## flow/design.v

```verilog
module debounc_1 (
	clk,
	n_rst,
	din,
	dout
);
parameter T_20MS = 15'd20_000;  
input clk;
input n_rst;
input din;
output dout;
reg [14:0] cnt;
wire cnt_restart;
reg din_d1;
always @(posedge clk or negedge n_rst)
	if(!n_rst) begin
		din_d1 <= 1'b0;
	end
	else begin
		din_d1 <= din;
	end
assign cnt_restart = (din != din_d1)? 1'b1 : 1'b0;
always @(posedge clk or negedge n_rst)
	if(!n_rst) begin
		cnt <= 15'h0000;
	end
	else begin
		cnt <= (cnt_restart == 1'b1)? T_20MS :
			   (cnt > 15'h0000)? cnt - 15'h0001 : cnt;
	end
reg dout_rdy;
always @(posedge clk or negedge n_rst)
	if(!n_rst) begin
		dout_rdy <= 1'b0;
	end
	else begin
		dout_rdy <= ((cnt == 15'h0000) && (cnt_restart == 1'b0))? din : dout_rdy;
	end	
assign dout = dout_rdy;
endmodule
module debounc_2 (
	clk,
	n_rst,
	din,
	dout
);
parameter T_20MS = 15'd20_000;  
input clk;
input n_rst;
input din;
output dout;
reg [14:0] cnt;
wire cnt_restart;
reg din_d1;
always @(posedge clk or negedge n_rst)
	if(!n_rst) begin
		din_d1 <= 1'b0;
	end
	else begin
		din_d1 <= din;
	end
assign cnt_restart = (din != din_d1)? 1'b1 : 1'b0;
always @(posedge clk or negedge n_rst)
	if(!n_rst) begin
		cnt <= 15'h0000;
	end
	else begin
		 cnt <= ((cnt_restart == 1'b1) && (cnt == 15'h0000))? T_20MS :
            (cnt > 15'h0000)? cnt - 15'h0001 : cnt;
	end
reg dout_rdy;
always @(posedge clk or negedge n_rst)
   if(!n_rst) begin
      dout_rdy <= 1'b0;
   end
   else begin
      dout_rdy <= (cnt == T_20MS)? din_d1 : dout_rdy;
   end   assign dout = dout_rdy;
endmodule
module debounc_3 (
	clk,
	n_rst,
	din,
	dout
);
parameter T_20MS = 15'd20_000;  
input clk;
input n_rst;
input din;
output dout;
reg [14:0] cnt;
wire cnt_restart;
reg din_d1;
always @(posedge clk or negedge n_rst)
	if(!n_rst) begin
		din_d1 <= 1'b0;
	end
	else begin
		din_d1 <= din;
	end
assign cnt_restart = (din != din_d1)? 1'b1 : 1'b0;
always @(posedge clk or negedge n_rst)
	if(!n_rst) begin
		cnt <= 15'h0000;
	end
	else begin
		 cnt <= ((cnt_restart == 1'b1) && (cnt == 15'h0000))? T_20MS :
            (cnt > 15'h0000)? cnt - 15'h0001 : cnt;
	end
reg dout_rdy;
always @(posedge clk or negedge n_rst)
	if(!n_rst) begin
		dout_rdy <= 1'b0;
	end
	else begin
		dout_rdy <= ((cnt == 15'h0000) && (cnt_restart == 1'b0))? din : dout_rdy;
	end	
assign dout = dout_rdy;
endmodule
module edge_det_p(
    clk,
    n_rst,
    b0,
    b0_on
);
input clk;
input n_rst;
input b0;
output b0_on;
reg b0_d1;
reg b0_d2;
wire b0_on;
always @(posedge clk or negedge n_rst)  
if(!n_rst) begin
    b0_d1 <= 1'b0;
    b0_d2 <= 1'b0;
end
else begin
    b0_d1 <= b0;
    b0_d2 <= b0_d1;
end
assign b0_on = (b0_d1 && !b0_d2) ? 1'b1 : 1'b0;  
endmodule
module led(
  clk,
  n_rst,
  din,
  dout
  );
input clk;
input n_rst;
input din;
output reg dout;
parameter T_1S = 20'd1_000_000; 
reg [19:0] counter; 
reg din_prev; 
always @(posedge clk or negedge n_rst) begin
  if (!n_rst) begin
    counter <= 0;
    dout <= 0;
    din_prev <= 0;
  end 
  else begin
    if (din != din_prev) begin
      counter <= 0;  
      dout <= 1;  
    end 
    else if (counter >= T_1S) begin
      dout <= 0;
      counter <= counter;  
    end 
    else begin
      counter <= counter + 1;  
    end
    din_prev <= din;  
  end
end
endmodule
module doorlock_hdl(
  clk,
  n_rst,
  bt,
  btstar,
  led
);
input clk;
input n_rst;
input [9:0] bt;
input btstar;
output led;
parameter S_IDLE = 3'h0;
parameter S_FIRST = 3'h1;
parameter S_SEC = 3'h2;
parameter S_LAST = 3'h3;
parameter S_OPEN = 3'h4;
parameter S_FAKE = 3'h5;
wire bt_any;
reg [2:0] c_state, n_state;
always @(posedge clk or negedge n_rst)
  if(!n_rst) begin
    c_state <= S_IDLE;
  end
  else begin
    c_state <= n_state;
  end
assign bt_any = (bt == 10'h000)? 1'b0 : 1'b1;
always @(c_state or bt or btstar or bt_any)
  case (c_state)
    S_IDLE : begin
      n_state = (bt[1] == 1'b1)? S_FIRST : c_state;
    end
    S_FIRST : begin
      n_state = (bt[2] == 1'b1)? S_SEC : ((btstar == 1'b1) || (bt_any == 1'b1))? S_IDLE : c_state;
    end
    S_SEC : begin
      n_state = (bt[7] == 1'b1)? S_LAST : (btstar == 1'b1) ? S_IDLE : (bt_any == 1'b1) ? S_FAKE : c_state;
    end
    S_LAST : begin
      n_state = (btstar == 1'b1)? S_OPEN : (bt[7] == 1'b1) ? c_state : (bt_any == 1'b1)? S_FAKE : c_state;
    end
    S_OPEN : begin
      n_state = S_IDLE;
    end
    S_FAKE : begin
      n_state = (bt[7] == 1'b1) ? S_LAST : (btstar == 1'b1) ? S_IDLE : c_state;
    end
    default : begin
      n_state = S_IDLE;
    end
  endcase
assign led = (c_state == S_OPEN)? 1'b1 : 1'b0;
endmodule
module bd_if(
  clk,
  n_rst,
  bt_i,
  btstar_i,
  led_i,
  bt_o,
  btstar_o,
  led_o
  );
parameter T_1S = 20'd1_000_000;
parameter T_20MS = 15'd20_000;
input clk;
input n_rst;
input [9:0] bt_i;
input btstar_i;
input led_i;
output [9:0] bt_o;
output btstar_o;
output led_o;
wire [9:0] dwire;
debounc_1 #(.T_20MS(T_20MS)) u_debounc0(
  .clk(clk),
  .n_rst(n_rst),
  .din(bt_i[0]),
  .dout(dwire[0])
);
edge_det_p u_edgedet_p0 (
  .clk(clk),
  .n_rst(n_rst),
  .b0(dwire[0]),
  .b0_on(bt_o[0])
  );
debounc_1 #(.T_20MS(T_20MS)) u_debounc1(
  .clk(clk),
  .n_rst(n_rst),
  .din(bt_i[1]),
  .dout(dwire[1])
);
edge_det_p u_edgedet_p1 (
  .clk(clk),
  .n_rst(n_rst),
  .b0(dwire[1]),
  .b0_on(bt_o[1])
  );
debounc_2 #(.T_20MS(T_20MS)) u_debounc2(
  .clk(clk),
  .n_rst(n_rst),
  .din(bt_i[2]),
  .dout(dwire[2])
);
edge_det_p u_edgedet_p2 (
  .clk(clk),
  .n_rst(n_rst),
  .b0(dwire[2]),
  .b0_on(bt_o[2])
  );
debounc_2 #(.T_20MS(T_20MS)) u_debounc3(
  .clk(clk),
  .n_rst(n_rst),
  .din(bt_i[3]),
  .dout(dwire[3])
);
edge_det_p u_edgedet_p3 (
  .clk(clk),
  .n_rst(n_rst),
  .b0(dwire[3]),
  .b0_on(bt_o[3])
  );
debounc_2 #(.T_20MS(T_20MS)) u_debounc4(
  .clk(clk),
  .n_rst(n_rst),
  .din(bt_i[4]),
  .dout(dwire[4])
);
edge_det_p u_edgedet_p4 (
  .clk(clk),
  .n_rst(n_rst),
  .b0(dwire[4]),
  .b0_on(bt_o[4])
  );
debounc_2 #(.T_20MS(T_20MS)) u_debounc5(
  .clk(clk),
  .n_rst(n_rst),
  .din(bt_i[5]),
  .dout(dwire[5])
);
edge_det_p u_edgedet_p5 (
  .clk(clk),
  .n_rst(n_rst),
  .b0(dwire[5]),
  .b0_on(bt_o[5])
  );
debounc_3 #(.T_20MS(T_20MS)) u_debounc6(
  .clk(clk),
  .n_rst(n_rst),
  .din(bt_i[6]),
  .dout(dwire[6])
);
edge_det_p u_edgedet_p6 (
  .clk(clk),
  .n_rst(n_rst),
  .b0(dwire[6]),
  .b0_on(bt_o[6])
  );
debounc_3 #(.T_20MS(T_20MS)) u_debounc7(
  .clk(clk),
  .n_rst(n_rst),
  .din(bt_i[7]),
  .dout(dwire[7])
);
edge_det_p u_edgedet_p7(
  .clk(clk),
  .n_rst(n_rst),
  .b0(dwire[7]),
  .b0_on(bt_o[7])
  );
debounc_3 #(.T_20MS(T_20MS)) u_debounc8(
  .clk(clk),
  .n_rst(n_rst),
  .din(bt_i[8]),
  .dout(dwire[8])
);
edge_det_p u_edgedet_p8 (
  .clk(clk),
  .n_rst(n_rst),
  .b0(dwire[8]),
  .b0_on(bt_o[8])
  );
debounc_3 #(.T_20MS(T_20MS)) u_debounc9(
  .clk(clk),
  .n_rst(n_rst),
  .din(bt_i[9]),
  .dout(dwire[9])
);
edge_det_p u_edgedet_p9 (
  .clk(clk),
  .n_rst(n_rst),
  .b0(dwire[9]),
  .b0_on(bt_o[9])
  );
edge_det_p u_edgedet_pstar (
  .clk(clk),
  .n_rst(n_rst),
  .b0(~btstar_i),
  .b0_on(btstar_o)
  );
led #(.T_1S(T_1S)) u_led(
  .clk(clk),
  .n_rst(n_rst),
  .din(led_i),
  .dout(led_o)
);
endmodule
module top(
	clk,
	n_rst,
	bt,
	btstar,
	led
);
parameter T_1S = 20'd1_000_000;  
parameter T_20MS = 15'd20_000;  
input clk;
input n_rst;
input [9:0] bt;
input btstar;
output led;
wire [9:0] bt_w;
wire btstar_w;
wire led_w;
bd_if #(
	.T_1S(T_1S),
	.T_20MS(T_20MS)
) u_bd_if(
    .clk(clk),
    .n_rst(n_rst),
    .bt_i(bt),
    .btstar_i(btstar),
    .led_i(led_w),
    .bt_o(bt_w),
    .btstar_o(btstar_w),
    .led_o(led)
);
doorlock_hdl u_doorlock(
    .clk(clk),
    .n_rst(n_rst),
    .bt(bt_w),
    .btstar(btstar_w),
    .led(led_w)
);
endmodule
```

## flow/run.sh

```bash
#!/bin/bash
# the make line also repeats each setting of config.mk as NAME=value (left out here)
make -C /OpenROAD-flow-scripts/flow DESIGN_CONFIG=/design/flow/config.mk WORK_HOME=/design/flow/orfs CLKGATE_MAP_FILE= finish
```

## flow/config.mk

```make
export PLATFORM = sky130hd
export DESIGN_NAME = top
export DESIGN_NICKNAME = top
export VERILOG_FILES = /design/flow/design.v
export SDC_FILE = /design/flow/constraint.sdc
export NUM_CORES = 4
export LEC_CHECK = 0
export ABC_AREA = 1
export CAP_MARGIN = 15
export CELL_PAD_IN_SITES_DETAIL_PLACEMENT = 2
export CELL_PAD_IN_SITES_GLOBAL_PLACEMENT = 3
export CORE_ASPECT_RATIO = 0.54
export CORE_MARGIN = 8
export CORE_UTILIZATION = 24
export GPL_ROUTABILITY_DRIVEN = 0
export GPL_TIMING_DRIVEN = 0
export HOLD_SLACK_MARGIN = -0.02
export MIN_ROUTING_LAYER = met1
export PLACE_DENSITY_LB_ADDON = 0.26
export SETUP_SLACK_MARGIN = 0.94
export SLEW_MARGIN = 0
```

## flow/constraint.sdc

```tcl
create_clock -name core_clock -period 5.37 [get_ports {clk}]
set_input_delay 1.0740 -clock core_clock [delete_from_list [all_inputs] [get_ports {clk}]]
set_output_delay 1.0740 -clock core_clock [all_outputs]
set_load 0.01 [all_outputs]
```

==> results of run 1 <==
layer usage:
| layer | vias up | wire length, um | track usage |
|---|---|---|---|
| met5 | - | 0 | 0 |
| met4 | 0 | 522 | 0.02123 |
| met3 | 37 | 823 | 0.01984 |
| met2 | 45 | 13820 | 0.1749 |
| met1 | 5103 | 21590 | 0.2101 |
| li1 | 5075 | - | - |
metrics by stage:
stage | instances | util | area (um^2) | hold slack [ps] | TNS, ps
after CTS | 2289 | 0.2771 | 13710 | 377.1 | 0
after detailed placement | 2250 | 0.2616 | 12940 | 362.9 | 0
after global placement | 2248 | 0.2604 | 12880 | 360.1 | -1658760
after floorplan | 1584 | - | 11940 | 353.7 | 0
after global routing | 2289 | 0.2771 | 13710 | 379.8 | 0
final | 2289 | 0.2771 | 13710 | 370.3 | 0
cell type report:
class,instances,area (um^2)
Buffer,9,57.56
Multi-Input combinational cell,1115,5473
Sequential cell,220,5507
Inverter,240,902.1
Clock inverter,7,85.08
Tap cell,651,814.5
Fill cell,5715,35760
Clock buffer,32,681.9
Timing Repair Buffer,15,190.2
==> results.yml, run 1 <==
# yosys + openroad results
sta:
  tightestPinTransition_ps: 736.3
  skew_ps: 22.55
  drv_slew: 0
  rsz0062_at_grt: "no"
  clock.fmax_mhz: 395.0
  worst_slack_ps: 2838
  period_used_share: 0.4714
  setup_viol_count_final: 0
  period_minus_slack_ps: 2532
  hold_violations: 0
  slew_headroom: 0.5091
drt:
  first_iter_violations: 440
  avgRoutedWirePerCell_um: 16.06
  vias_per_cell: 4.482
  wirelength_um: 36750
  drc: 0
  antenna_left: 0
  num_antenna_cells: 0
  firstDrtPassIters: 4
  via_count: 10260
worst_setup_path:
  cp-start-kind: "register"
  crit_family: "buffers and inverters"
  startpoint: "u_bd_if.u_led.dout"
  crit_buf_inv: 1
  critical_path_depth: 1
  worstPathArrival_ps: 1460
  rrSetupSlack_ps: 3350
  crit_chain: "clkdlybuf4s50_1"
  critPathMaxStageDelay_ps: 550
  r2r-start: "u_bd_if.u_debounc2.cnt[0]"
  r2r_cells: 7
  slowest_stage: "clkdlybuf4s50_1"
  r2r_end: "u_bd_if.u_debounc2.cnt[8]"
  required_ps: 4300
  cp-endpoint: "led"
  end_kind: "output pin"
  critPathMaxFanout: 2
  path_class: "register to output pin"
yosys:
  synth-adder-area-share: 0.01677
  top_cell: "nand2_1"
  area_leaders: "dfrtp_1, nand2_1, nor2_1"
  synth.top_cell.area_share: 0.4590
  synth_area_um2: 11940
  ys_sh_aoi: 0.05072
  synthMuxAreaShare: 0
  synthesis.nets: 1613
  synth-warning-count: 6
  synth.distinct_cells: 49
  synth-xor-area-share: 0.03951
  avgSynthCellArea_um2: 7.537
  common_cells: "nand2_1, nor2_1, inv_1, dfrtp_1, nand3_1"
  simple_gate_area_frac: 0.3514
  top_logic_kind: "simple AND/OR/NAND/NOR gates"
  ys_cells: 1584
  synth-edff-count: 0
  synth_cells: 1584
  yosysChipArea_um2: 11940
  ys.flops: 220
  synthFlopType: "dfrtp_1"
  top_area_cell: "dfrtp_1"
  synthArstFlopShare: 1.000
  synth_seq_share: 0.4612
power:
  powerDensity_nw_per_um2: 266.1
  p_total_w: 0.003648
  seqPwrFrac: 0.471
  clk-power_w: 0.00172
  pwr-share-comb: 0.058
  power.switching_w: 0.0009147
  clockPowerShare: 0.471
  internal_power_w: 0.002733
  power_leakage_nw: 6.502
  top_power_group: "sequential cells"
  sw_frac_of_total: 0.2507
  irDropWorstVdd_uv: 195.0
  pg_comb_w: 0.000213
  pg_seq_w: 0.00172
floorplanning:
  initCoreUtil: 0.2413
  num_io_pins: 14
  rows: 60
  dieHeight_um: 179.9
  dieWidth_um: 319.5
  core_area_um2: 49470
  die_area_um2: 57480
global_routing:
  grt_max_degree: 88
  gr-total-overflow: 0
  grtUsageTotal: 0.1288
  grt_pass1_wl_um: 61760
  antenna_found_initial: 0
  grt_pass1_vias: 11080
placement:
  portBuffers: 13
  dp_hpwl_um: 28030
  pre_cts_ws_ps: 2517
outcome:
  status: "finished clean"
cts:
  clk_latency_ps: 540
  cts_resized: 0
  cts_buffer_depth: 3
  path_clk_slew_ps: 60
  htree_num_levels: 1
  numCtsBuffers: 25
  cts_tree: "yes"
  hold_buffers: 0
  cts_setup_buffers: 0
  cts.sinks: 220
  clock-root-buffer: "clkbuf_16"
layout:
  areaGrowthSynthToFinish_pct: 14.84
  fin_nets: 1655
job:
  max_cap_violations: 0
  warnings: 32
min_path:
  hp-class: "register to register"
  hold_depth: 0
  hold_end: "u_bd_if.u_edgedet_p6.b0_d1"
  worstHoldStart: "u_bd_if.u_debounc6.dout_rdy"
==> run 2: changes to the inputs <==
CAP_MARGIN = 40   (was 15)
CELL_PAD_IN_SITES_DETAIL_PLACEMENT = unset   (was 2)
CELL_PAD_IN_SITES_GLOBAL_PLACEMENT = unset   (was 3)
CORE_ASPECT_RATIO = unset   (was 0.54)
CORE_MARGIN = 2   (was 8)
CORE_UTILIZATION = 72   (was 24)
CTS_CLUSTER_DIAMETER = 397   (was unset)
CTS_CLUSTER_SIZE = 13   (was unset)
GPL_ROUTABILITY_DRIVEN = unset   (was 0)
GPL_TIMING_DRIVEN = unset   (was 0)
HOLD_SLACK_MARGIN = unset   (was -0.02)
MIN_ROUTING_LAYER = unset   (was met1)
PLACE_DENSITY_LB_ADDON = 0.2   (was 0.26)
SETUP_SLACK_MARGIN = 0.42   (was 0.94)
SLEW_MARGIN = 20   (was 0)
clock period = 1.91 ns   (was 5.37 ns; I/O delays follow)
==> results.yml, run 2 <==
# yosys + openroad results
yosys:
  synth_area_um2: 11940
  synthesis.nets: 1613
  synthFlopType: "dfrtp_1"
  synth-warning-count: 6
  simple_gate_area_frac: 0.3514
  top_cell: "nand2_1"
  synth_cells: 1584
  ys_cells: 1584
  synth-xor-area-share: 0.03951
  ys_sh_aoi: 0.05072
  yosysChipArea_um2: 11940
  synth.distinct_cells: 49
  top_area_cell: "dfrtp_1"
  synth-adder-area-share: 0.01677
  area_leaders: "dfrtp_1, nand2_1, nor2_1"
  synthArstFlopShare: 1.000
  avgSynthCellArea_um2: 7.537
  common_cells: "nand2_1, nor2_1, inv_1, dfrtp_1, nand3_1"
  synth_seq_share: 0.4612
  synthMuxAreaShare: 0
  synth-edff-count: 0
  ys.flops: 220
  synth.top_cell.area_share: 0.4590
  top_logic_kind: "simple AND/OR/NAND/NOR gates"
power:
  powerDensity_nw_per_um2: 641.7
  power.switching_w: 0.002247
  clk-power_w: 0.00370
  power_leakage_nw: 6.861
  irDropWorstVdd_uv: 823.2
  pwr-share-comb: 0.076
  pg_seq_w: 0.00484
  top_power_group: "sequential cells"
  sw_frac_of_total: 0.2432
  pg_comb_w: 0.000698
  seqPwrFrac: 0.524
  internal_power_w: 0.006990
  clockPowerShare: 0.401
drt:
  firstDrtPassIters: 7
  num_antenna_cells: 0
  antenna_left: 0
  avgRoutedWirePerCell_um: 16.33
  drc: 0
  first_iter_violations: 970
  via_count: 11320
  wirelength_um: 31490
  vias_per_cell: 5.869
worst_setup_path:
  cp-endpoint: "u_bd_if.u_debounc3.cnt[13]"
  critPathMaxStageDelay_ps: 450
  r2r_end: "u_bd_if.u_debounc3.cnt[13]"
  rrSetupSlack_ps: 360
  startpoint: "u_bd_if.u_debounc3.cnt[3]"
  critPathMaxFanout: 4
  path_class: "register to register"
  r2r_cells: 9
  crit_top_cell: "nand2_1"
  crit_buf_inv: 1
  required_ps: 2360
  cp-start-kind: "register"
  r2r-start: "u_bd_if.u_debounc3.cnt[3]"
  crit_chain: "nor2_1 > nand3_1 > nor2_2 > nand2_1 > nor2_2 > nand2_1 > nand2_1 > nand2_1 > inv_1"
  critical_path_depth: 9
  slowest_stage: "dfrtp_2"
  end_kind: "register"
  worstPathArrival_ps: 2000
  crit_family: "simple AND/OR/NAND/NOR gates"
global_routing:
  grtUsageTotal: 0.3119
  grt_max_degree: 55
  grt_pass1_wl_um: 46500
  gr-total-overflow: 0
  antenna_found_initial: 0
  grt_pass1_vias: 10440
cts:
  path_clk_slew_ps: 70
  clk_latency_ps: 500
  cts_buffer_depth: 3
  cts.sinks: 220
  cts_tree: "yes"
  htree_num_levels: 1
  numCtsBuffers: 20
  clock-root-buffer: "clkbuf_16"
sta:
  hold_violations: 0
  tightestPinTransition_ps: 638.9
  hold_slack_ps: 331.4
  slew_headroom: 0.5726
  drv_slew: 0
  tns_ps: 0
  period_used_share: 0.8134
  skew_ps: 20.47
  period_minus_slack_ps: 1554
  rsz0062_at_grt: "yes"
  setup_viol_count_final: 0
  clock.fmax_mhz: 643.6
floorplanning:
  initCoreUtil: 0.7277
  dieHeight_um: 132.8
  rows: 47
  die_area_um2: 17630
  core_area_um2: 16410
  dieWidth_um: 132.8
  num_io_pins: 14
min_path:
  hp-class: "primary input to asynchronous set/reset pin"
layout:
  regArea_um2: 5525
  areaGrowthSynthToFinish_pct: 20.57
  fin_nets: 1731
  mi_logic_area_um2: 6270
  nFillCells: 797
job:
  max_cap_violations: 0
  warnings: 34
placement:
  portBuffers: 13
  place.gp.congestion: 0.9293
  dp_hpwl_um: 17680
outcome:
  status: "finished clean"
==> run 2: layout make-up <==
class                      instances  share of cell area
inverter                         240             0.06328
multi-input combinational       1118              0.4355
sequential                       220              0.3838
clock buffer                      29             0.03859
timing repair buffer             102             0.05963
tap                              220             0.01912
==> run 2: per-stage QoR <==
stage          power (W)  cell area, um^2  utilization  std cells  worst slack [ps]
6_report        0.009237            14400       0.8774       1929             356.3
5_1_grt         0.009488            14400       0.8774       1929             210.2
4_1_cts         0.009123            13400       0.8165       1876             376.6
3_5_place_dp    0.005466            12430       0.7574       1821             127.1
3_3_place_gp    0.005442            12430       0.7574       1821             171.8
2_1_floorplan   0.005228            11940            -       1584             433.5
==> run 2: metal layers <==
layer | wire length (um) | global-route usage
met2 | 16100 | 0.5527
met5 | 0 | 0
met3 | 1884 | 0.03602
met1 | 12160 | 0.4003
met4 | 1352 | 0.1069
==> run 2: timing repair <==
item | 4_1_cts | 5_1_grt
resized | 59 | 192
hold endpoints to repair | 25 | 0
setup endpoints to repair | 130 | 159
hold buffers | 1 | 0
setup buffers | 23 | 52
gates cloned | 2 | 1
pin swaps | 13 | 60
==> run 3: changes to the inputs <==
CAP_MARGIN = 5   (was 40)
CTS_CLUSTER_DIAMETER = 90   (was 397)
PLACE_DENSITY = 0.4   (was unset)
PLACE_DENSITY_LB_ADDON = unset   (was 0.2)
SETUP_SLACK_MARGIN = 0.48   (was 0.42)
==> results.yml, run 3 <==
# yosys + openroad results
placement:
  pre_cts_ws_ps: 95.97
  place.gp.congestion: 0.9367
  dp.cells: 1822
  portBuffers: 13
  dp_hpwl_um: 17810
yosys:
  top_cell: "nand2_1"
  ys_sh_aoi: 0.05072
  synth-xor-area-share: 0.03951
  synth.top_cell.area_share: 0.4590
  top_logic_kind: "simple AND/OR/NAND/NOR gates"
  synth_area_um2: 11940
  synth_seq_share: 0.4612
  synthFlopType: "dfrtp_1"
  synth_cells: 1584
  synth-edff-count: 0
  synthesis.nets: 1613
  synthArstFlopShare: 1.000
  synth-warning-count: 6
  simple_gate_area_frac: 0.3514
  synth.distinct_cells: 49
  top_area_cell: "dfrtp_1"
  ys.flops: 220
  ys_cells: 1584
  area_leaders: "dfrtp_1, nand2_1, nor2_1"
  synthMuxAreaShare: 0
  avgSynthCellArea_um2: 7.537
  yosysChipArea_um2: 11940
  common_cells: "nand2_1, nor2_1, inv_1, dfrtp_1, nand3_1"
  synth-adder-area-share: 0.01677
worst_setup_path:
  cp-start-kind: "register"
  r2r-start: "u_bd_if.u_led.counter[6]"
  r2r_cells: 8
  startpoint: "u_bd_if.u_led.counter[6]"
  crit_chain: "nand2_1 > nor2_2 > and2_1 > nand3_1 > nand2_1 > nor2_1 > nand2_1 > nand2_1"
  end_kind: "register"
  required_ps: 2320
  path_class: "register to register"
  critical_path_depth: 8
  rrSetupSlack_ps: -70
  crit_buf_inv: 0
  slowest_stage: "dfrtp_1"
  worstPathArrival_ps: 2390
  r2r_end: "u_bd_if.u_led.counter[11]"
  crit_family: "simple AND/OR/NAND/NOR gates"
  crit_top_cell: "nand2_1"
  critPathMaxStageDelay_ps: 470
  critPathMaxFanout: 4
  cp-endpoint: "u_bd_if.u_led.counter[11]"
drt:
  via_count: 13270
  wirelength_um: 44020
  first_iter_violations: 1855
  drc: 0
  antenna_left: 0
  vias_per_cell: 6.771
  firstDrtPassIters: 13
  avgRoutedWirePerCell_um: 22.47
  num_antenna_cells: 0
cts:
  path_clk_slew_ps: 70
  numCtsBuffers: 20
  htree_num_levels: 1
  clk_latency_ps: 520
  cts_tree: "yes"
  cts_buffer_depth: 3
  clock-root-buffer: "clkbuf_16"
  cts.sinks: 220
layout:
  areaGrowthSynthToFinish_pct: 30.43
  regArea_um2: 5533
  utilization: 0.9491
  mi_logic_area_um2: 7077
  fin_cells: 1959
  fin_nets: 1762
  nFillCells: 450
sta:
  drv_slew: 0
  tightestPinTransition_ps: 608.5
  period_used_share: 1.037
  hold_slack_ps: 332.5
  slew_headroom: 0.5929
  hold_violations: 0
  worst_slack_ps: -70.31
  clock.fmax_mhz: 505.0
  period_minus_slack_ps: 1980
  skew_ps: 12.91
  setup_viol_count_final: 1
  rsz0062_at_grt: "yes"
floorplanning:
  dieWidth_um: 132.8
  initCoreUtil: 0.7277
  dieHeight_um: 132.8
  rows: 47
  core_area_um2: 16410
  die_area_um2: 17630
  num_io_pins: 14
power:
  p_total_w: 0.009520
  power.switching_w: 0.002513
  power_leakage_nw: 7.152
  clockPowerShare: 0.405
  pwr-share-comb: 0.085
  seqPwrFrac: 0.510
  irDropWorstVdd_uv: 648.5
  powerDensity_nw_per_um2: 611.3
  top_power_group: "sequential cells"
  clk-power_w: 0.00385
  pg_seq_w: 0.00486
  pg_comb_w: 0.000810
  sw_frac_of_total: 0.2640
  internal_power_w: 0.007007
global_routing:
  grt_pass1_vias: 10880
  grt_max_degree: 43
  gr-total-overflow: 0
  antenna_found_initial: 0
  grtUsageTotal: 0.3242
  grt_pass1_wl_um: 47770
job:
  max_cap_violations: 0
  warnings: 37
min_path:
  hp-class: "primary input to asynchronous set/reset pin"
outcome:
  status: "failed layout checks"
  so.violations: "negative setup slack"
[run 3: layout make-up]
type	instances	share of cell area
multi-input cells	1119	0.4544
flip-flops and latches	220	0.3553
repair buffers	132	0.07657
inverters	240	0.06058
clock buffers	28	0.03543
well taps	220	0.01768
[run 3: metal layers]
metal	routed length (um)	global-route usage	share of wire	vias to the layer above
li1	-	-	-	5318
met1	14150	0.3958	0.32	6042
met2	20720	0.5826	0.47	1378
met3	4733	0.04406	0.11	527
met4	4413	0.1302	0.10	0
met5	0	0	0	-
[run 3: repair_timing]
action / 4_1_cts / 5_1_grt
resized: 111 / 390
setup endpoints to repair: 161 / 171
hold buffers: 1 / 0
cloned: 2 / 3
pin swaps: 31 / 137
buffers inserted: 37 / 66
hold endpoints to repair: 36 / 0
[run 3: metrics by stage]
stage	TNS [ps]	instance area [um^2]
after floorplan	0	11970
after global placement	0	12480
after detailed placement	0	12480
after CTS	0	13710
after global routing	-236.7	15570
final	-70.31	15570
==> run 4: changes to the inputs <==
CAP_MARGIN = 15   (was 5)
CELL_PAD_IN_SITES_DETAIL_PLACEMENT = 2   (was unset)
CELL_PAD_IN_SITES_GLOBAL_PLACEMENT = 1   (was unset)
CORE_ASPECT_RATIO = 0.57   (was unset)
CORE_MARGIN = 8   (was 2)
CORE_UTILIZATION = 24   (was 72)
CTS_CLUSTER_DIAMETER = 400   (was 90)
CTS_CLUSTER_SIZE = unset   (was 13)
GPL_ROUTABILITY_DRIVEN = 0   (was unset)
GPL_TIMING_DRIVEN = 0   (was unset)
HOLD_SLACK_MARGIN = -0.02   (was unset)
MAX_ROUTING_LAYER = met4   (was unset)
MIN_ROUTING_LAYER = met1   (was unset)
PLACE_DENSITY = unset   (was 0.4)
PLACE_DENSITY_LB_ADDON = 0.26   (was unset)
SETUP_SLACK_MARGIN = 0.07   (was 0.48)
SLEW_MARGIN = 0   (was 20)
TNS_END_PERCENT = 55   (was unset)
clock period = 5.14 ns   (was 1.91 ns; I/O delays follow)
==> results.yml, run 4 <==
# yosys + openroad results
outcome:
  status: "finished clean"
floorplanning:
  rows: 61
  dieWidth_um: 311.4
  core_area_um2: 48920
  die_area_um2: 57420
  dieHeight_um: 184.4
  num_io_pins: 14
  initCoreUtil: 0.2440
power:
  irDropWorstVdd_uv: 209.0
  power.switching_w: 0.0009444
  top_power_group: "the clock network"
  pwr-share-comb: 0.056
  clk-power_w: 0.00195
  pg_seq_w: 0.00179
  sw_frac_of_total: 0.2382
  seqPwrFrac: 0.452
  pg_comb_w: 0.000224
  power_leakage_nw: 6.548
  clockPowerShare: 0.491
  internal_power_w: 0.003020
  powerDensity_nw_per_um2: 286.7
cts:
  cts.sinks: 220
  clk_latency_ps: 540
  htree_num_levels: 1
  path_clk_slew_ps: 60
  cts_resized: 0
  cts_tree: "yes"
  clock-root-buffer: "clkbuf_16"
  cts_setup_buffers: 0
  hold_buffers: 0
  cts_buffer_depth: 3
  numCtsBuffers: 25
yosys:
  synth_cells: 1584
  synth.distinct_cells: 49
  top_area_cell: "dfrtp_1"
  synthMuxAreaShare: 0
  ys_cells: 1584
  synth-edff-count: 0
  synth.top_cell.area_share: 0.4590
  synth-warning-count: 6
  synthFlopType: "dfrtp_1"
  avgSynthCellArea_um2: 7.537
  top_cell: "nand2_1"
  area_leaders: "dfrtp_1, nand2_1, nor2_1"
  synthArstFlopShare: 1.000
  ys_sh_aoi: 0.05072
  synth-xor-area-share: 0.03951
  synthesis.nets: 1613
  yosysChipArea_um2: 11940
  synth_seq_share: 0.4612
  synth-adder-area-share: 0.01677
  synth_area_um2: 11940
  simple_gate_area_frac: 0.3514
  ys.flops: 220
  common_cells: "nand2_1, nor2_1, inv_1, dfrtp_1, nand3_1"
  top_logic_kind: "simple AND/OR/NAND/NOR gates"
sta:
  hold_slack_ps: 369.7
  slew_headroom: 0.5216
  clock.fmax_mhz: 406.0
  tightestPinTransition_ps: 711.1
  skew_ps: 10.00
  period_minus_slack_ps: 2463
  period_used_share: 0.4792
  worst_slack_ps: 2677
  drv_slew: 0
  setup_viol_count_final: 0
  rsz0062_at_grt: "no"
  hold_violations: 0
global_routing:
  gr-total-overflow: 0
  grt_pass1_wl_um: 61400
  grt_pass1_vias: 11480
  grt_max_degree: 105
  grtUsageTotal: 0.1310
  antenna_found_initial: 0
layout:
  utilization: 0.2827
  fin_cells: 2303
  nFillCells: 5696
  areaGrowthSynthToFinish_pct: 15.85
  fin_nets: 1655
job:
  warnings: 34
  max_cap_violations: 0
worst_setup_path:
  critPathMaxFanout: 2
  end_kind: "output pin"
  crit_chain: "clkdlybuf4s50_1"
  r2r_end: "u_bd_if.u_debounc5.cnt[1]"
  r2r_cells: 7
  critical_path_depth: 1
  worstPathArrival_ps: 1430
  r2r-start: "u_bd_if.u_debounc5.cnt[0]"
  cp-start-kind: "register"
  crit_buf_inv: 1
  cp-endpoint: "led"
  slowest_stage: "clkdlybuf4s50_1"
  crit_family: "buffers and inverters"
  required_ps: 4110
  startpoint: "u_bd_if.u_led.dout"
  critPathMaxStageDelay_ps: 550
  rrSetupSlack_ps: 3170
  path_class: "register to output pin"
drt:
  drc: 0
  vias_per_cell: 4.520
  avgRoutedWirePerCell_um: 15.70
  via_count: 10410
  num_antenna_cells: 0
  first_iter_violations: 444
  antenna_left: 0
  firstDrtPassIters: 5
  wirelength_um: 36150
placement:
  dp.cells: 2260
  portBuffers: 13
  dp_hpwl_um: 27840
  pre_cts_ws_ps: 2424
min_path:
  hp-class: "primary input to asynchronous set/reset pin"
-- run 4: routing by layer --
metal | up-vias | global-route usage | share of wire
met5 | - | - | 0
li1 | 5076 | - | -
met2 | 59 | 0.1902 | 0.41
met4 | 0 | 0.02145 | 0.015
met3 | 42 | 0.01890 | 0.024
met1 | 5233 | 0.1939 | 0.55
-- run 4: cell type report --
class                      instances  area, um^2  share of cell area
clock inverter                     7       137.6            0.009951
clock buffer                      36       737.0             0.05328
timing repair buffer              15       190.2             0.01375
inverter                         240       902.1             0.06523
tap                              661       827.0             0.05980
multi-input combinational       1115        5473              0.3957
sequential                       220        5507              0.3981
buffer                             9       57.56            0.004161
-- run 4: stage by stage --
| stage | instance area [um^2] | total power, W | setup TNS (ps) |
|---|---|---|---|
| after floorplan | 11940 | 0.001943 | 0 |
| after global placement | 12900 | 0.002039 | -1647330 |
| after detailed placement | 12960 | 0.002056 | 0 |
| after CTS | 13830 | 0.004072 | 0 |
| after global routing | 13830 | 0.004151 | 0 |
| final | 13830 | 0.003965 | 0 |
==> run 5: changes to the inputs <==
ABC_AREA = 0   (was 1)
CAP_MARGIN = 20   (was 15)
CELL_PAD_IN_SITES_DETAIL_PLACEMENT = unset   (was 2)
CELL_PAD_IN_SITES_GLOBAL_PLACEMENT = unset   (was 1)
CORE_ASPECT_RATIO = unset   (was 0.57)
CORE_MARGIN = 2   (was 8)
CORE_UTILIZATION = 72   (was 24)
CTS_CLUSTER_DIAMETER = 235   (was 400)
CTS_CLUSTER_SIZE = 22   (was unset)
GPL_ROUTABILITY_DRIVEN = unset   (was 0)
GPL_TIMING_DRIVEN = unset   (was 0)
HOLD_SLACK_MARGIN = unset   (was -0.02)
MAX_ROUTING_LAYER = unset   (was met4)
MIN_ROUTING_LAYER = unset   (was met1)
PLACE_DENSITY_LB_ADDON = 0.09   (was 0.26)
SETUP_SLACK_MARGIN = 0.53   (was 0.07)
SLEW_MARGIN = 20   (was 0)
TNS_END_PERCENT = unset   (was 55)
clock period = 1.97 ns   (was 5.14 ns; I/O delays follow)
==> results.yml, run 5 <==
# yosys + openroad results
yosys:
  synthesis.nets: 1061
  synthFlopType: "dfrtp_1"
  top_area_cell: "dfrtp_1"
  synth.top_cell.area_share: 0.5287
  ys_sh_aoi: 0.1028
  synth-adder-area-share: 0.01931
  synthMuxAreaShare: 0.02028
  common_cells: "dfrtp_1, nor2_1, nand2_1, xnor2_1, a21oi_1"
  synth-warning-count: 6
  top_logic_kind: "simple AND/OR/NAND/NOR gates"
  synth-xor-area-share: 0.07690
  synth_seq_share: 0.5313
  synth-edff-count: 0
  top_cell: "dfrtp_1"
  area_leaders: "dfrtp_1, xnor2_1, nor2_1"
  simple_gate_area_frac: 0.2284
  synthArstFlopShare: 1.000
  ys.flops: 220
  synth_area_um2: 10360
  avgSynthCellArea_um2: 10.04
  ys_cells: 1032
  synth.distinct_cells: 60
  yosysChipArea_um2: 10360
  synth_cells: 1032
floorplanning:
  core_area_um2: 13990
  dieHeight_um: 124.0
  num_io_pins: 14
  initCoreUtil: 0.7410
  rows: 43
  die_area_um2: 15370
  dieWidth_um: 124.0
placement:
  place.gp.congestion: 0.9108
  dp_hpwl_um: 16080
  portBuffers: 13
outcome:
  status: "aborted with a tool error"
  error_line: "[ERROR DPL-0038] Utilization greater than 100%, impossible to legalize"
  lastStage: "clock tree synthesis"
run 5: through the flow:
step | setup WS, ps | util | instance area [um^2] | instances | power (W)
after global placement | -343.6 | 0.8707 | 12180 | 1305 | 0.006352
after detailed placement | -413.6 | 0.8707 | 12180 | 1305 | 0.006427
after floorplan | -424.7 | - | 11170 | 1032 | 0.005989
==> run 6: changes to the inputs <==
ABC_AREA = unset   (was 0)
CAP_MARGIN = 10   (was 20)
CTS_CLUSTER_DIAMETER = 51   (was 235)
CTS_CLUSTER_SIZE = unset   (was 22)
PLACE_DENSITY = 0.67   (was unset)
PLACE_DENSITY_LB_ADDON = unset   (was 0.09)
SETUP_SLACK_MARGIN = 1.5   (was 0.53)
TNS_END_PERCENT = 5   (was unset)
clock period = 5.14 ns   (was 1.97 ns; I/O delays follow)
==> results.yml, run 6 <==
# yosys + openroad results
cts:
  htree_num_levels: 1
  clock-root-buffer: "clkbuf_16"
  cts_tree: "yes"
  cts_setup_buffers: 0
  numCtsBuffers: 24
  cts_resized: 0
  hold_buffers: 0
  cts_buffer_depth: 3
  cts.sinks: 220
  clk_latency_ps: 510
  path_clk_slew_ps: 60
worst_setup_path:
  crit_family: "simple AND/OR/NAND/NOR gates"
  r2r-start: "u_bd_if.u_debounc2.cnt[0]"
  rrSetupSlack_ps: 2300
  end_kind: "register"
  critPathMaxFanout: 15
  r2r_cells: 7
  crit_chain: "inv_1 > ha_1 > or4b_2 > or2_2 > nor4_4 > nor2_1 > mux2_2"
  cp-start-kind: "register"
  required_ps: 5530
  worstPathArrival_ps: 3240
  critPathMaxStageDelay_ps: 670
  crit_buf_inv: 1
  path_class: "register to register"
  slowest_stage: "nor4_4"
  r2r_end: "u_bd_if.u_debounc2.cnt[2]"
  cp-endpoint: "u_bd_if.u_debounc2.cnt[2]"
  critical_path_depth: 7
  startpoint: "u_bd_if.u_debounc2.cnt[0]"
yosys:
  common_cells: "dfrtp_1, nor2_1, nand2_1, xnor2_1, a21oi_1"
  synthesis.nets: 1061
  ys.flops: 220
  synth_seq_share: 0.5313
  synth-edff-count: 0
  top_area_cell: "dfrtp_1"
  synth_area_um2: 10360
  synthFlopType: "dfrtp_1"
  top_cell: "dfrtp_1"
  ys_cells: 1032
  area_leaders: "dfrtp_1, xnor2_1, nor2_1"
  synth.top_cell.area_share: 0.5287
  avgSynthCellArea_um2: 10.04
  ys_sh_aoi: 0.1028
  yosysChipArea_um2: 10360
  synth-xor-area-share: 0.07690
  synth_cells: 1032
  synth-warning-count: 6
  synthArstFlopShare: 1.000
  synth.distinct_cells: 60
  synth-adder-area-share: 0.01931
  top_logic_kind: "simple AND/OR/NAND/NOR gates"
  synthMuxAreaShare: 0.02028
  simple_gate_area_frac: 0.2284
power:
  irDropWorstVdd_uv: 304.6
  pg_seq_w: 0.00198
  internal_power_w: 0.003152
  power_leakage_nw: 4.893
  sw_frac_of_total: 0.2458
  power.switching_w: 0.001028
  powerDensity_nw_per_um2: 361.1
  pg_comb_w: 0.000351
  clk-power_w: 0.00185
  clockPowerShare: 0.441
  pwr-share-comb: 0.084
  top_power_group: "sequential cells"
  seqPwrFrac: 0.475
layout:
  mi_logic_area_um2: 4647
  areaGrowthSynthToFinish_pct: 11.67
  regArea_um2: 5507
  fin_nets: 1093
  nFillCells: 825
drt:
  avgRoutedWirePerCell_um: 16.27
  num_antenna_cells: 0
  drc: 0
  via_count: 7878
  firstDrtPassIters: 5
  first_iter_violations: 614
  vias_per_cell: 6.257
  wirelength_um: 20480
  antenna_left: 0
job:
  warnings: 36
  max_cap_violations: 0
sta:
  worst_slack_ps: 2295
  drv_slew: 0
  skew_ps: 16.83
  slew_headroom: 0.3577
  setup_viol_count_final: 0
  tightestPinTransition_ps: 963.5
  period_used_share: 0.5535
  tns_ps: 0
  rsz0062_at_grt: "no"
  clock.fmax_mhz: 351.5
  period_minus_slack_ps: 2845
  hold_violations: 0
global_routing:
  grt_max_degree: 129
  grt_pass1_vias: 7629
  grtUsageTotal: 0.2824
  grt_pass1_wl_um: 35130
  antenna_found_initial: 0
  gr-total-overflow: 0
placement:
  portBuffers: 13
  place.gp.congestion: 0.9057
  pre_cts_ws_ps: 2311
  dp_hpwl_um: 12680
floorplanning:
  initCoreUtil: 0.7410
  num_io_pins: 14
  dieHeight_um: 124.0
  rows: 43
  die_area_um2: 15370
  dieWidth_um: 124.0
  core_area_um2: 13990
outcome:
  status: "finished clean"
min_path:
  hold_end: "u_bd_if.u_edgedet_p9.b0_d2"
  hold_depth: 0
  hp-class: "register to register"
  worstHoldStart: "u_bd_if.u_edgedet_p9.b0_d1"
-- run 6: final cells by class --
class                      instances  share of cell area
timing repair buffer              15             0.01405
inverter                          48             0.01557
sequential                       220              0.4757
clock buffer                      30             0.05740
tap                              180             0.01946
clock inverter                    11             0.01632
multi-input combinational        755              0.4015
-- run 6: per-stage QoR --
stage | total power, W | util | hold WS (ps) | area (um^2) | std cells
floorplan | 0.002221 | - | 346.5 | 10360 | 1032
global placement | 0.002328 | 0.7660 | 355.1 | 10720 | 1218
detailed placement | 0.002350 | 0.7660 | 357.6 | 10720 | 1218
CTS | 0.004199 | 0.8270 | 373.7 | 11570 | 1259
global route | 0.004346 | 0.8275 | 390.0 | 11570 | 1259
finish | 0.004180 | 0.8275 | 372.0 | 11570 | 1259
-- run 6: routing by layer --
metal | track usage | share of wire
met5 | 0 | 0
met4 | 0.1039 | 0.026
met3 | 0.04396 | 0.038
met2 | 0.4581 | 0.49
met1 | 0.3910 | 0.45
==> run 7: changes to the inputs <==
CAP_MARGIN = 20   (was 10)
CORE_UTILIZATION = 40   (was 72)
CTS_CLUSTER_DIAMETER = unset   (was 51)
PLACE_DENSITY = unset   (was 0.67)
SETUP_SLACK_MARGIN = unset   (was 1.5)
TNS_END_PERCENT = unset   (was 5)
clock period = 4.8 ns   (was 5.14 ns; I/O delays follow)
==> results.yml, run 7 <==
# yosys + openroad results
yosys:
  synthFlopType: "dfrtp_1"
  synth-xor-area-share: 0.07690
  synth_cells: 1032
  synth-edff-count: 0
  synth.top_cell.area_share: 0.5287
  ys.flops: 220
  ys_cells: 1032
  yosysChipArea_um2: 10360
  top_cell: "dfrtp_1"
  top_area_cell: "dfrtp_1"
  synthesis.nets: 1061
  top_logic_kind: "simple AND/OR/NAND/NOR gates"
  synth-adder-area-share: 0.01931
  avgSynthCellArea_um2: 10.04
  area_leaders: "dfrtp_1, xnor2_1, nor2_1"
  synth-warning-count: 6
  simple_gate_area_frac: 0.2284
  synth_seq_share: 0.5313
  synth.distinct_cells: 60
  ys_sh_aoi: 0.1028
  synth_area_um2: 10360
  synthArstFlopShare: 1.000
  synthMuxAreaShare: 0.02028
  common_cells: "dfrtp_1, nor2_1, nand2_1, xnor2_1, a21oi_1"
power:
  power.switching_w: 0.001091
  pg_comb_w: 0.000357
  pg_seq_w: 0.00212
  powerDensity_nw_per_um2: 375.3
  internal_power_w: 0.003324
  irDropWorstVdd_uv: 366.7
  power_leakage_nw: 4.898
  sw_frac_of_total: 0.2471
  clockPowerShare: 0.438
  pwr-share-comb: 0.081
  p_total_w: 0.004415
  clk-power_w: 0.00194
  top_power_group: "sequential cells"
  seqPwrFrac: 0.481
sta:
  period_used_share: 0.5893
  slew_headroom: 0.3662
  setup_viol_count_final: 0
  period_minus_slack_ps: 2829
  drv_slew: 0
  skew_ps: 9.769
  tns_ps: 0
  clock.fmax_mhz: 353.5
  worst_slack_ps: 1971
  rsz0062_at_grt: "no"
  hold_slack_ps: 374.8
  tightestPinTransition_ps: 942.0
  hold_violations: 0
worst_setup_path:
  r2r_cells: 7
  critPathMaxFanout: 15
  end_kind: "register"
  rrSetupSlack_ps: 1970
  required_ps: 5190
  crit_chain: "inv_1 > ha_1 > or4b_2 > or2_2 > nor4_4 > nor2_1 > mux2_2"
  critPathMaxStageDelay_ps: 690
  path_class: "register to register"
  cp-endpoint: "u_bd_if.u_debounc2.cnt[2]"
  slowest_stage: "nor4_4"
  worstPathArrival_ps: 3220
  critical_path_depth: 7
  startpoint: "u_bd_if.u_debounc2.cnt[0]"
  crit_buf_inv: 1
  cp-start-kind: "register"
  crit_family: "simple AND/OR/NAND/NOR gates"
  r2r-start: "u_bd_if.u_debounc2.cnt[0]"
  r2r_end: "u_bd_if.u_debounc2.cnt[2]"
drt:
  avgRoutedWirePerCell_um: 13.37
  via_count: 7499
  antenna_left: 0
  firstDrtPassIters: 4
  num_antenna_cells: 0
  wirelength_um: 18900
  vias_per_cell: 5.303
  drc: 0
  first_iter_violations: 435
layout:
  fin_nets: 1095
  utilization: 0.4645
  areaGrowthSynthToFinish_pct: 13.50
  nFillCells: 2331
global_routing:
  antenna_found_initial: 0
  grtUsageTotal: 0.1453
  grt_max_degree: 109
  gr-total-overflow: 0
  grt_pass1_vias: 7196
  grt_pass1_wl_um: 33530
cts:
  path_clk_slew_ps: 60
  cts_buffer_depth: 3
  numCtsBuffers: 25
  cts_resized: 0
  cts.sinks: 220
  cts_setup_buffers: 0
  htree_num_levels: 1
  clk_latency_ps: 510
  clock-root-buffer: "clkbuf_16"
  hold_buffers: 0
  cts_tree: "yes"
placement:
  dp_hpwl_um: 12470
  place.gp.congestion: 0.8045
  portBuffers: 13
  pre_cts_ws_ps: 1994
floorplanning:
  dieWidth_um: 165.0
  core_area_um2: 25330
  die_area_um2: 27220
  initCoreUtil: 0.4092
  rows: 58
  num_io_pins: 14
  dieHeight_um: 165.0
min_path:
  hold_end: "u_bd_if.u_edgedet_p3.b0_d2"
  hold_depth: 0
  hp-class: "register to register"
  worstHoldStart: "u_bd_if.u_edgedet_p3.b0_d1"
outcome:
  status: "finished clean"
job:
  warnings: 34
  max_cap_violations: 0
[run 7: per-layer routing]
| layer | track usage | vias to the layer above | wire (um) |
|---|---|---|---|
| met4 | 0.03478 | 0 | 263 |
| met2 | 0.2305 | 81 | 8380 |
| met1 | 0.2091 | 3622 | 9632 |
| li1 | - | 3776 | - |
| met3 | 0.02386 | 20 | 626 |
| met5 | 0 | - | 0 |
[run 7: stage by stage]
| stage | instance area [um^2] | cells |
|---|---|---|
| floorplan | 10360 | 1032 |
| global placement | 10910 | 1369 |
| detailed placement | 10910 | 1369 |
| CTS | 11760 | 1414 |
| global route | 11760 | 1414 |
| finish | 11760 | 1414 |
[run 7: cell type report]
type	count	area (um^2)	share of cell area
Clock buffer	35	713.2	0.06063
Clock inverter	10	133.9	0.01138
Inverter	48	180.2	0.01532
Multi-Input combinational cell	755	4647	0.3950
Sequential cell	220	5507	0.4681
Tap cell	330	412.9	0.03510
Timing Repair Buffer	16	170.2	0.01446
==> run 8: changes to the inputs <==
ABC_AREA = 1   (was unset)
CAP_MARGIN = 35   (was 20)
CELL_PAD_IN_SITES_GLOBAL_PLACEMENT = 3   (was unset)
CORE_ASPECT_RATIO = 0.61   (was unset)
CORE_MARGIN = 7   (was 2)
CTS_CLUSTER_DIAMETER = 192   (was unset)
CTS_CLUSTER_SIZE = 28   (was unset)
GPL_TIMING_DRIVEN = 1   (was unset)
HOLD_SLACK_MARGIN = -0.04   (was unset)
PLACE_DENSITY_LB_ADDON = 0.28   (was unset)
SETUP_SLACK_MARGIN = -0.18   (was unset)
clock period = 5.15 ns   (was 4.8 ns; I/O delays follow)
==> results.yml, run 8 <==
# yosys + openroad results
outcome:
  status: "finished clean"
cts:
  cts_tree: "yes"
  cts_buffer_depth: 3
  cts.sinks: 220
  path_clk_slew_ps: 120
  clk_latency_ps: 480
  cts_setup_buffers: 0
  clock-root-buffer: "clkbuf_16"
  hold_buffers: 0
  htree_num_levels: 1
  numCtsBuffers: 11
  cts_resized: 0
worst_setup_path:
  cp-endpoint: "led"
  required_ps: 4120
  crit_buf_inv: 1
  cp-start-kind: "register"
  critical_path_depth: 1
  r2r_end: "u_bd_if.u_debounc2.cnt[8]"
  r2r_cells: 7
  crit_family: "buffers and inverters"
  r2r-start: "u_bd_if.u_debounc2.cnt[0]"
  worstPathArrival_ps: 1390
  critPathMaxStageDelay_ps: 550
  rrSetupSlack_ps: 3100
  slowest_stage: "clkdlybuf4s50_1"
  end_kind: "output pin"
  critPathMaxFanout: 2
  path_class: "register to output pin"
  crit_chain: "clkdlybuf4s50_1"
  startpoint: "u_bd_if.u_led.dout"
min_path:
  hold_depth: 0
  hold_end: "u_bd_if.u_edgedet_p7.b0_d2"
  hp-class: "register to register"
  worstHoldStart: "u_bd_if.u_edgedet_p7.b0_d1"
global_routing:
  antenna_found_initial: 0
  grt_pass1_wl_um: 46580
  grtUsageTotal: 0.1568
  grt_pass1_vias: 8827
  gr-total-overflow: 0
  grt_max_degree: 108
sta:
  clock.fmax_mhz: 412.5
  tightestPinTransition_ps: 875.0
  hold_violations: 0
  period_used_share: 0.4707
  period_minus_slack_ps: 2424
  setup_viol_count_final: 0
  worst_slack_ps: 2726
  tns_ps: 0
  drv_slew: 0
  skew_ps: 20.88
  rsz0062_at_grt: "no"
  slew_headroom: 0.4167
drt:
  antenna_left: 0
  drc: 0
  vias_per_cell: 4.796
  firstDrtPassIters: 5
  wirelength_um: 27440
  num_antenna_cells: 0
  first_iter_violations: 648
  avgRoutedWirePerCell_um: 13.79
  via_count: 9545
placement:
  portBuffers: 13
  place.gp.congestion: 0.8258
  pre_cts_ws_ps: 2085
  dp_hpwl_um: 20400
power:
  internal_power_w: 0.002274
  pg_comb_w: 0.000210
  clk-power_w: 0.00101
  sw_frac_of_total: 0.2439
  seqPwrFrac: 0.594
  clockPowerShare: 0.337
  power.switching_w: 0.0007337
  pg_seq_w: 0.00179
  p_total_w: 0.003008
  irDropWorstVdd_uv: 157.1
  pwr-share-comb: 0.070
  power_leakage_nw: 6.240
  top_power_group: "sequential cells"
  powerDensity_nw_per_um2: 233.9
layout:
  utilization: 0.4370
  areaGrowthSynthToFinish_pct: 7.724
  nFillCells: 3028
  fin_nets: 1635
yosys:
  synth.top_cell.area_share: 0.4590
  synth-warning-count: 6
  ys_sh_aoi: 0.05072
  synth_seq_share: 0.4612
  top_area_cell: "dfrtp_1"
  synth_area_um2: 11940
  ys_cells: 1584
  synth-adder-area-share: 0.01677
  synthFlopType: "dfrtp_1"
  top_logic_kind: "simple AND/OR/NAND/NOR gates"
  synthArstFlopShare: 1.000
  synthMuxAreaShare: 0
  common_cells: "nand2_1, nor2_1, inv_1, dfrtp_1, nand3_1"
  simple_gate_area_frac: 0.3514
  avgSynthCellArea_um2: 7.537
  synthesis.nets: 1613
  top_cell: "nand2_1"
  ys.flops: 220
  synth.distinct_cells: 49
  yosysChipArea_um2: 11940
  area_leaders: "dfrtp_1, nand2_1, nor2_1"
  synth-edff-count: 0
  synth-xor-area-share: 0.03951
  synth_cells: 1584
job:
  max_cap_violations: 0
  warnings: 34
floorplanning:
  initCoreUtil: 0.4057
  core_area_um2: 29430
  dieHeight_um: 148.9
  dieWidth_um: 235.2
  die_area_um2: 35030
  num_io_pins: 14
  rows: 49
==> run 8: through the flow <==
stage | hold WS [ps] | std cells | instance area (um^2)
2_1_floorplan | 353.7 | 1584 | 11940
3_3_place_gp | 357.4 | 1974 | 12540
3_5_place_dp | 360.3 | 1974 | 12540
4_1_cts | 386.7 | 1989 | 12850
5_1_grt | 395.4 | 1990 | 12860
6_report | 386.4 | 1990 | 12860
==> run 8: layer usage <==
layer  vias to the layer above  share of wire  wire length, um  track usage
met5                         -              0                0            0
met4                         0         0.0096              263      0.01987
met3                        18          0.033              893      0.01531
met2                       135           0.36             9899       0.2095
met1                      4362           0.60            16390       0.2687
li1                       5030              -                -            -
==> run 8: cell type report <==
class | count | area [um^2] | area share
clock buffer | 14 | 286.5 | 0.02228
clock inverter | 1 | 30.03 | 0.002335
multi-input combinational | 1115 | 5473 | 0.4255
tap | 382 | 478.0 | 0.03716
inverter | 240 | 902.1 | 0.07014
sequential | 220 | 5507 | 0.4282
timing repair buffer | 18 | 185.2 | 0.01440
==> run 9: changes to the inputs <==
CAP_MARGIN = 15   (was 35)
CORE_ASPECT_RATIO = unset   (was 0.61)
CORE_MARGIN = 8   (was 7)
CORE_UTILIZATION = 24   (was 40)
CTS_CLUSTER_DIAMETER = unset   (was 192)
CTS_CLUSTER_SIZE = unset   (was 28)
GPL_ROUTABILITY_DRIVEN = 0   (was unset)
GPL_TIMING_DRIVEN = 0   (was 1)
HOLD_SLACK_MARGIN = -0.02   (was -0.04)
MIN_ROUTING_LAYER = met2   (was unset)
PLACE_DENSITY_LB_ADDON = 0.26   (was 0.28)
SETUP_SLACK_MARGIN = 0.94   (was -0.18)
SLEW_MARGIN = 0   (was 20)
clock period = 5.37 ns   (was 5.15 ns; I/O delays follow)
==> results.yml, run 9 <==
# yosys + openroad results
worst_setup_path:
  slowest_stage: "clkdlybuf4s50_1"
  cp-start-kind: "register"
  r2r_cells: 7
  worstPathArrival_ps: 1440
  crit_family: "buffers and inverters"
  path_class: "register to output pin"
  crit_chain: "clkdlybuf4s50_1"
  crit_buf_inv: 1
  required_ps: 4300
  critPathMaxFanout: 2
  end_kind: "output pin"
  critPathMaxStageDelay_ps: 540
  cp-endpoint: "led"
  critical_path_depth: 1
  r2r-start: "u_bd_if.u_debounc5.cnt[0]"
  r2r_end: "u_bd_if.u_debounc5.cnt[8]"
  startpoint: "u_bd_if.u_led.dout"
  rrSetupSlack_ps: 3450
power:
  internal_power_w: 0.002843
  powerDensity_nw_per_um2: 273.7
  seqPwrFrac: 0.452
  sw_frac_of_total: 0.2505
  pg_comb_w: 0.000206
  power_leakage_nw: 6.565
  clockPowerShare: 0.494
  pg_seq_w: 0.00171
  p_total_w: 0.003793
  top_power_group: "the clock network"
  clk-power_w: 0.00187
  pwr-share-comb: 0.054
  irDropWorstVdd_uv: 170.0
  power.switching_w: 0.0009500
yosys:
  area_leaders: "dfrtp_1, nand2_1, nor2_1"
  avgSynthCellArea_um2: 7.537
  ys_cells: 1584
  yosysChipArea_um2: 11940
  synth_seq_share: 0.4612
  synth-xor-area-share: 0.03951
  synthFlopType: "dfrtp_1"
  synth-warning-count: 6
  top_area_cell: "dfrtp_1"
  synthMuxAreaShare: 0
  synth-adder-area-share: 0.01677
  top_logic_kind: "simple AND/OR/NAND/NOR gates"
  synth_area_um2: 11940
  ys.flops: 220
  simple_gate_area_frac: 0.3514
  common_cells: "nand2_1, nor2_1, inv_1, dfrtp_1, nand3_1"
  synth-edff-count: 0
  synth.distinct_cells: 49
  synth_cells: 1584
  top_cell: "nand2_1"
  synthArstFlopShare: 1.000
  synthesis.nets: 1613
  ys_sh_aoi: 0.05072
  synth.top_cell.area_share: 0.4590
global_routing:
  antenna_found_initial: 0
  grt_pass1_wl_um: 50670
  grtUsageTotal: 0.1623
  grt_pass1_vias: 15310
  grt_max_degree: 103
  gr-total-overflow: 0
drt:
  wirelength_um: 30530
  first_iter_violations: 1165
  num_antenna_cells: 0
  avgRoutedWirePerCell_um: 13.18
  via_count: 14000
  vias_per_cell: 6.046
  drc: 0
  antenna_left: 0
  firstDrtPassIters: 5
floorplanning:
  rows: 81
  core_area_um2: 49050
  num_io_pins: 14
  initCoreUtil: 0.2434
  die_area_um2: 57140
  dieHeight_um: 239.0
  dieWidth_um: 239.0
sta:
  skew_ps: 11.78
  setup_viol_count_final: 0
  tns_ps: 0
  drv_slew: 0
  slew_headroom: 0.5889
  clock.fmax_mhz: 397.3
  period_minus_slack_ps: 2517
  period_used_share: 0.4688
  tightestPinTransition_ps: 616.6
  rsz0062_at_grt: "no"
  hold_violations: 0
placement:
  placed_area_um2: 12960
  dp_hpwl_um: 21290
  dp.cells: 2263
  portBuffers: 13
layout:
  mi_logic_area_um2: 5473
  final_cell_area_um2: 13860
  fin_nets: 1659
  areaGrowthSynthToFinish_pct: 16.07
  regArea_um2: 5507
  fin_cells: 2316
  nFillCells: 5380
cts:
  cts.sinks: 220
  cts_resized: 0
  cts_tree: "yes"
  clock-root-buffer: "clkbuf_16"
  clk_latency_ps: 570
  cts_setup_buffers: 0
  htree_num_levels: 1
  cts_buffer_depth: 3
  numCtsBuffers: 29
  hold_buffers: 0
  path_clk_slew_ps: 60
job:
  max_cap_violations: 0
  warnings: 34
min_path:
  hold_end: "u_bd_if.u_edgedet_p5.b0_d2"
  worstHoldStart: "u_bd_if.u_edgedet_p5.b0_d1"
  hold_depth: 0
  hp-class: "register to register"
outcome:
  status: "finished clean"
==> run 9: layout make-up <==
cell class	instances	area share
clock inverter	6	0.002438
buffer	9	0.004154
tap	664	0.05996
multi-input combinational	1115	0.3949
clock buffer	47	0.06230
inverter	240	0.06510
timing repair buffer	15	0.01372
sequential	220	0.3974
==> run 9: routing by layer <==
| layer | routed length (um) | global-route usage | share of wire | vias up |
|---|---|---|---|---|
| li1 | - | - | - | 5052 |
| met1 | 0 | - | 0 | 5351 |
| met2 | 16460 | 0.1811 | 0.54 | 3461 |
| met3 | 13020 | 0.2432 | 0.43 | 138 |
| met4 | 1046 | 0.02682 | 0.034 | 0 |
| met5 | 0 | 0.001730 | 0 | - |
==> run 9: metrics by stage <==
step | hold WS (ps) | utilization | setup WS [ps]
detailed placement | 360.4 | 0.2642 | 2471
global route | 379.6 | 0.2825 | 2773
global placement | 358.0 | 0.2630 | -7640
floorplan | 353.7 | - | 3453
CTS | 373.1 | 0.2825 | 2804
finish | 369.3 | 0.2825 | 2853
==> run 10: changes to the inputs <==
CAP_MARGIN = 40   (was 15)
CELL_PAD_IN_SITES_DETAIL_PLACEMENT = 1   (was unset)
CORE_ASPECT_RATIO = 0.61   (was unset)
CORE_MARGIN = 7   (was 8)
CORE_UTILIZATION = 40   (was 24)
CTS_CLUSTER_DIAMETER = 192   (was unset)
CTS_CLUSTER_SIZE = 13   (was unset)
GPL_ROUTABILITY_DRIVEN = unset   (was 0)
GPL_TIMING_DRIVEN = 1   (was 0)
HOLD_SLACK_MARGIN = -0.04   (was -0.02)
MAX_ROUTING_LAYER = met4   (was unset)
MIN_ROUTING_LAYER = unset   (was met2)
PLACE_DENSITY = 0.64   (was unset)
PLACE_DENSITY_LB_ADDON = unset   (was 0.26)
SETUP_SLACK_MARGIN = -0.18   (was 0.94)
SLEW_MARGIN = 20   (was 0)
clock period = 5.15 ns   (was 5.37 ns; I/O delays follow)
==> results.yml, run 10 <==
# yosys + openroad results
drt:
  drc: 0
  antenna_left: 0
  vias_per_cell: 4.963
  firstDrtPassIters: 5
  first_iter_violations: 466
  num_antenna_cells: 0
  via_count: 9946
  wirelength_um: 30580
  avgRoutedWirePerCell_um: 15.26
power:
  clk-power_w: 0.00140
  irDropWorstVdd_uv: 169.2
  internal_power_w: 0.002566
  powerDensity_nw_per_um2: 259.3
  pg_seq_w: 0.00179
  pg_comb_w: 0.000212
  clockPowerShare: 0.411
  top_power_group: "sequential cells"
  seqPwrFrac: 0.526
  sw_frac_of_total: 0.2441
  power_leakage_nw: 6.352
  pwr-share-comb: 0.063
  power.switching_w: 0.0008287
worst_setup_path:
  cp-start-kind: "register"
  crit_buf_inv: 1
  slowest_stage: "clkdlybuf4s50_1"
  end_kind: "output pin"
  cp-endpoint: "led"
  r2r_cells: 7
  rrSetupSlack_ps: 3140
  crit_chain: "clkdlybuf4s50_1"
  required_ps: 4120
  critPathMaxStageDelay_ps: 540
  startpoint: "u_bd_if.u_led.dout"
  r2r-start: "u_bd_if.u_debounc2.cnt[0]"
  path_class: "register to output pin"
  worstPathArrival_ps: 1390
  crit_family: "buffers and inverters"
  critPathMaxFanout: 2
  r2r_end: "u_bd_if.u_debounc2.cnt[8]"
  critical_path_depth: 1
yosys:
  synth.top_cell.area_share: 0.4590
  synthMuxAreaShare: 0
  synth-xor-area-share: 0.03951
  avgSynthCellArea_um2: 7.537
  synth-edff-count: 0
  common_cells: "nand2_1, nor2_1, inv_1, dfrtp_1, nand3_1"
  yosysChipArea_um2: 11940
  synthFlopType: "dfrtp_1"
  top_area_cell: "dfrtp_1"
  synthArstFlopShare: 1.000
  area_leaders: "dfrtp_1, nand2_1, nor2_1"
  ys.flops: 220
  synth-warning-count: 6
  top_cell: "nand2_1"
  ys_sh_aoi: 0.05072
  synth-adder-area-share: 0.01677
  top_logic_kind: "simple AND/OR/NAND/NOR gates"
  synth_seq_share: 0.4612
  synth_area_um2: 11940
  synthesis.nets: 1613
  simple_gate_area_frac: 0.3514
  synth.distinct_cells: 49
  ys_cells: 1584
  synth_cells: 1584
cts:
  clock-root-buffer: "clkbuf_16"
  cts_resized: 0
  cts_tree: "yes"
  cts_buffer_depth: 3
  numCtsBuffers: 20
  hold_buffers: 0
  clk_latency_ps: 510
  cts_setup_buffers: 0
  cts.sinks: 220
  htree_num_levels: 1
  path_clk_slew_ps: 70
sta:
  tns_ps: 0
  skew_ps: 20.54
  tightestPinTransition_ps: 864.2
  drv_slew: 0
  slew_headroom: 0.4239
  setup_viol_count_final: 0
  hold_violations: 0
  period_minus_slack_ps: 2417
  rsz0062_at_grt: "no"
  period_used_share: 0.4693
  clock.fmax_mhz: 413.8
  worst_slack_ps: 2733
global_routing:
  gr-total-overflow: 0
  grtUsageTotal: 0.1829
  grt_pass1_vias: 10190
  grt_max_degree: 108
  grt_pass1_wl_um: 52440
  antenna_found_initial: 0
min_path:
  hold_end: "u_bd_if.u_edgedet_p0.b0_d2"
  worstHoldStart: "u_bd_if.u_edgedet_p0.b0_d1"
  hold_depth: 0
  hp-class: "register to register"
floorplanning:
  dieWidth_um: 235.2
  dieHeight_um: 148.9
  core_area_um2: 29430
  die_area_um2: 35030
  initCoreUtil: 0.4057
  num_io_pins: 14
  rows: 49
layout:
  regArea_um2: 5507
  mi_logic_area_um2: 5473
  utilization: 0.4449
  areaGrowthSynthToFinish_pct: 9.652
  fin_nets: 1644
  nFillCells: 3645
outcome:
  status: "finished clean"
placement:
  place.gp.congestion: 0.8083
  pre_cts_ws_ps: 2417
  portBuffers: 13
  dp_hpwl_um: 23050
job:
  max_cap_violations: 0
  warnings: 36
==> run 10: through the flow <==
step,total power [W],std cells,instance area (um^2),hold WS (ps)
global placement,0.002030,1974,12520,358.8
floorplan,0.001939,1584,11940,353.7
detailed placement,0.002036,1975,12540,363.7
global route,0.003557,2004,13090,387.1
CTS,0.003464,2004,13090,378.8
finish,0.003395,2004,13090,378.9
==> run 10: area by class of cell <==
cell class                      count  share of cell area
Inverter                          240             0.06891
Clock buffer                       29             0.04244
Sequential cell                   220              0.4206
Multi-Input combinational cell   1115              0.4180
Timing Repair Buffer               18             0.01348
Tap cell                          382             0.03651
==> run 10: layer usage <==
layer | vias up | track usage | wire (um) | share of wire
li1 | 5061 | - | - | -
met1 | 4784 | 0.2856 | 17690 | 0.58
met2 | 81 | 0.2525 | 11750 | 0.38
met3 | 20 | 0.02675 | 844 | 0.028
met4 | 0 | 0.02498 | 296 | 0.0097
met5 | - | - | 0 | 0
Power figures rest on the tool's default switching activity, not on a simulated workload.
